Setup of maple:
// APB_TOP
module APB_TOP(
    input PCLK, PRESETn,
    input ST, WEN,
    input [8:0] APB_WADRS, APB_RADRS,
    input [7:0] APB_WDATA,
    output [7:0] APB_RDATA_OUT,
    output PSLVERR
);
    wire PSEL, PENABLE, PWRITE, PREADY;
    wire [8:0] PADDR;
    wire [7:0] PWDATA, PRDATA;
    APB_MASTER MASTER_INST (
        .PCLK(PCLK),
        .PRESETn(PRESETn),
        .PREADY(PREADY),
        .ST(ST),
        .WEN(WEN),
        .APB_WADRS(APB_WADRS),
        .APB_RADRS(APB_RADRS),
        .APB_WDATA(APB_WDATA),
        .PRDATA(PRDATA),
        .PSEL(PSEL),
        .PLSVERR(PSLVERR),
        .PENABLE(PENABLE),
        .PWRITE(PWRITE),
        .PADDR(PADDR),
        .PWDATA(PWDATA),
        .APB_RDATA_OUT(APB_RDATA_OUT)
    );
    APB_SLAVE SLAVE_INST (
        .PCLK(PCLK),
        .PRESETn(PRESETn),
        .PSEL(PSEL),
        .PENABLE(PENABLE),
        .PWRITE(PWRITE),
        .PADDR(PADDR[7:0]),  
        .PWDATA(PWDATA),
        .PRDATA(PRDATA),
        .PREADY(PREADY)
    );
endmodule
Size: ~550 flip-flops, about 22,000 µm² of cells after synthesis.
clock: 3.27 ns
lec_check: 0
abc_area: 1
cap_margin: 20
cell_pad_in_sites_detail_placement: 2
cell_pad_in_sites_global_placement: 1
core_margin: 2
core_utilization: 50
cts_cluster_diameter: 140
gpl_routability_driven: 1
gpl_timing_driven: 0
min_routing_layer: met2
place_density_lb_addon: 0.13
slew_margin: 20
run.sh (not shown) runs the stock make flow with config.mk's settings and CLKGATE_MAP_FILE=.
Status: maple FAILED at global routing (tool error)
Inputs modified between maple and indigo:
# maple
export LEC_CHECK = 0
export ABC_AREA = 1
export CAP_MARGIN = 20
export CELL_PAD_IN_SITES_DETAIL_PLACEMENT = 2
export CELL_PAD_IN_SITES_GLOBAL_PLACEMENT = 1
export CORE_MARGIN = 2
export CORE_UTILIZATION = 50
export CTS_CLUSTER_DIAMETER = 140
export GPL_ROUTABILITY_DRIVEN = 1
export GPL_TIMING_DRIVEN = 0
export MIN_ROUTING_LAYER = met2
export PLACE_DENSITY_LB_ADDON = 0.13
export SLEW_MARGIN = 20
create_clock -name core_clock -period 3.27 [get_ports {PCLK}]
# indigo
export LEC_CHECK = 0
export CAP_MARGIN = 20
export CORE_MARGIN = 2
export CORE_UTILIZATION = 70
export CTS_CLUSTER_SIZE = 40
export HOLD_SLACK_MARGIN = -0.1
export SETUP_SLACK_MARGIN = 0.59
export SLEW_MARGIN = 20
create_clock -name core_clock -period 2.07 [get_ports {PCLK}]
==> results <==
What the final checks of indigo revealed, after a flow that finished every stage, was a layout that fails on setup timing. Total cell area reported by yosys after synthesis for indigo is lower than for maple. Relative to maple, cell total in the yosys stat output has decreased by 852 in indigo. Compared with maple, in indigo I/O pin total closely matched the old numbers, die area decreased by about 30% relative to the old numbers, synthesized instance count now sits lower, detailed-placement wirelength estimate moved down. Between indigo and maple, the adder-cell area share of the yosys netlist does not differ in any meaningful way. Measured against each other, indigo and maple differ in fraction of the yosys area taken by sequential cells, the lower figure coming from maple.
The following lists how lagoon was set up differently from indigo:
# indigo
export LEC_CHECK = 0
export CAP_MARGIN = 20
export CORE_MARGIN = 2
export CORE_UTILIZATION = 70
export CTS_CLUSTER_SIZE = 40
export HOLD_SLACK_MARGIN = -0.1
export SETUP_SLACK_MARGIN = 0.59
export SLEW_MARGIN = 20
create_clock -name core_clock -period 2.07 [get_ports {PCLK}]
# lagoon
export LEC_CHECK = 0
export CAP_MARGIN = 20
export CORE_MARGIN = 2
export CORE_UTILIZATION = 40
export SETUP_SLACK_MARGIN = 1.0
export SLEW_MARGIN = 20
create_clock -name core_clock -period 2.47 [get_ports {PCLK}]
[summary]
- No crash in lagoon: every stage finished, but the layout fails its final checks due to setup timing.
- Relative to indigo, the fraction of cell area in non-clock buffers of lagoon is higher by 0.27 points.
- Looking only at combined global-route utilization of all metal layers, and setting everything else aside, the higher value of lagoon and indigo goes to indigo.
- Compared with indigo, lagoon improves register-to-register slack.
- Summary of lagoon over indigo: maximum frequency shows no meaningful change, worst hold slack moved down, post-route standard cell area excluding fillers now sits higher, part of the power in combinational logic barely changed.
- Clock-buffer cell count went up by a few percent going from indigo to lagoon.
- Setup slack of the critical path after layout: lagoon vs indigo up 0.40 ns
- In the flow results for lagoon and indigo, the clock insertion delay at the later pin of the skew report is larger on lagoon.
- Against indigo, total power of the final layout in lagoon came out better.


APB_TOP again, from the RTL that the note above started with.
==> flow/config.mk <==
export PLATFORM = sky130hd
export DESIGN_NAME = APB_TOP
export DESIGN_NICKNAME = APB_TOP
export VERILOG_FILES = /design/flow/design.v
export SDC_FILE = /design/flow/constraint.sdc
export NUM_CORES = 4
export LEC_CHECK = 0
export ABC_AREA = 1
export CAP_MARGIN = 20
export CORE_MARGIN = 2
export CORE_UTILIZATION = 71
export CTS_CLUSTER_DIAMETER = 398
export PLACE_DENSITY_LB_ADDON = 0.01
export SETUP_SLACK_MARGIN = 0.4
export SLEW_MARGIN = 20
export TNS_END_PERCENT = 5
==> flow/constraint.sdc <==
create_clock -name core_clock -period 1.39 [get_ports {PCLK}]
set_input_delay 0.2780 -clock core_clock [delete_from_list [all_inputs] [get_ports {PCLK}]]
set_output_delay 0.2780 -clock core_clock [all_outputs]
set_load 0.01 [all_outputs]
The starting point completed, yet does not pass: setup timing.
==> next run, changes <==
CORE_UTILIZATION = 70   (was 71)
CTS_CLUSTER_DIAMETER = default   (was 398)
PLACE_DENSITY_LB_ADDON = default   (was 0.01)
SETUP_SLACK_MARGIN = default   (was 0.4)
TNS_END_PERCENT = default   (was 5)
clock period = 1.95 ns   (was 1.39 ns; I/O delays follow)
The changed run produced a layout that fails on setup timing.
Sequential share of layout area grows by 1.2 points.
Utilization went down by 3.8 points.
Sequential power decreases by about 30%.
==> next run, changes <==
ABC_AREA = default   (was 1)
CAP_MARGIN = 10   (was 20)
CTS_CLUSTER_SIZE = 27   (was default)
HOLD_SLACK_MARGIN = -0.1   (was default)
SETUP_SLACK_MARGIN = 0.55   (was default)
clock period = 2.12 ns   (was 1.95 ns; I/O delays follow)
Effect:
- With this change the flow ended with an error in global routing with DPL-0033
- synthesized cell count goes down by well over a third
- synthesized area goes down by a few percent
- die size shrinks by a few percent
==> next run, changes <==
CAP_MARGIN = 20   (was 10)
CORE_UTILIZATION = 13   (was 70)
CTS_CLUSTER_SIZE = default   (was 27)
HOLD_SLACK_MARGIN = default   (was -0.1)
SETUP_SLACK_MARGIN = 1.0   (was 0.55)
clock period = 3.19 ns   (was 2.12 ns; I/O delays follow)
Result: With this change the flow passed the timing, design-rule and antenna checks; area after synthesis does not change; synthesized cell count stays the same; die area came out higher to 5.2 times its value.
Power is estimated from default activity; no workload was simulated.
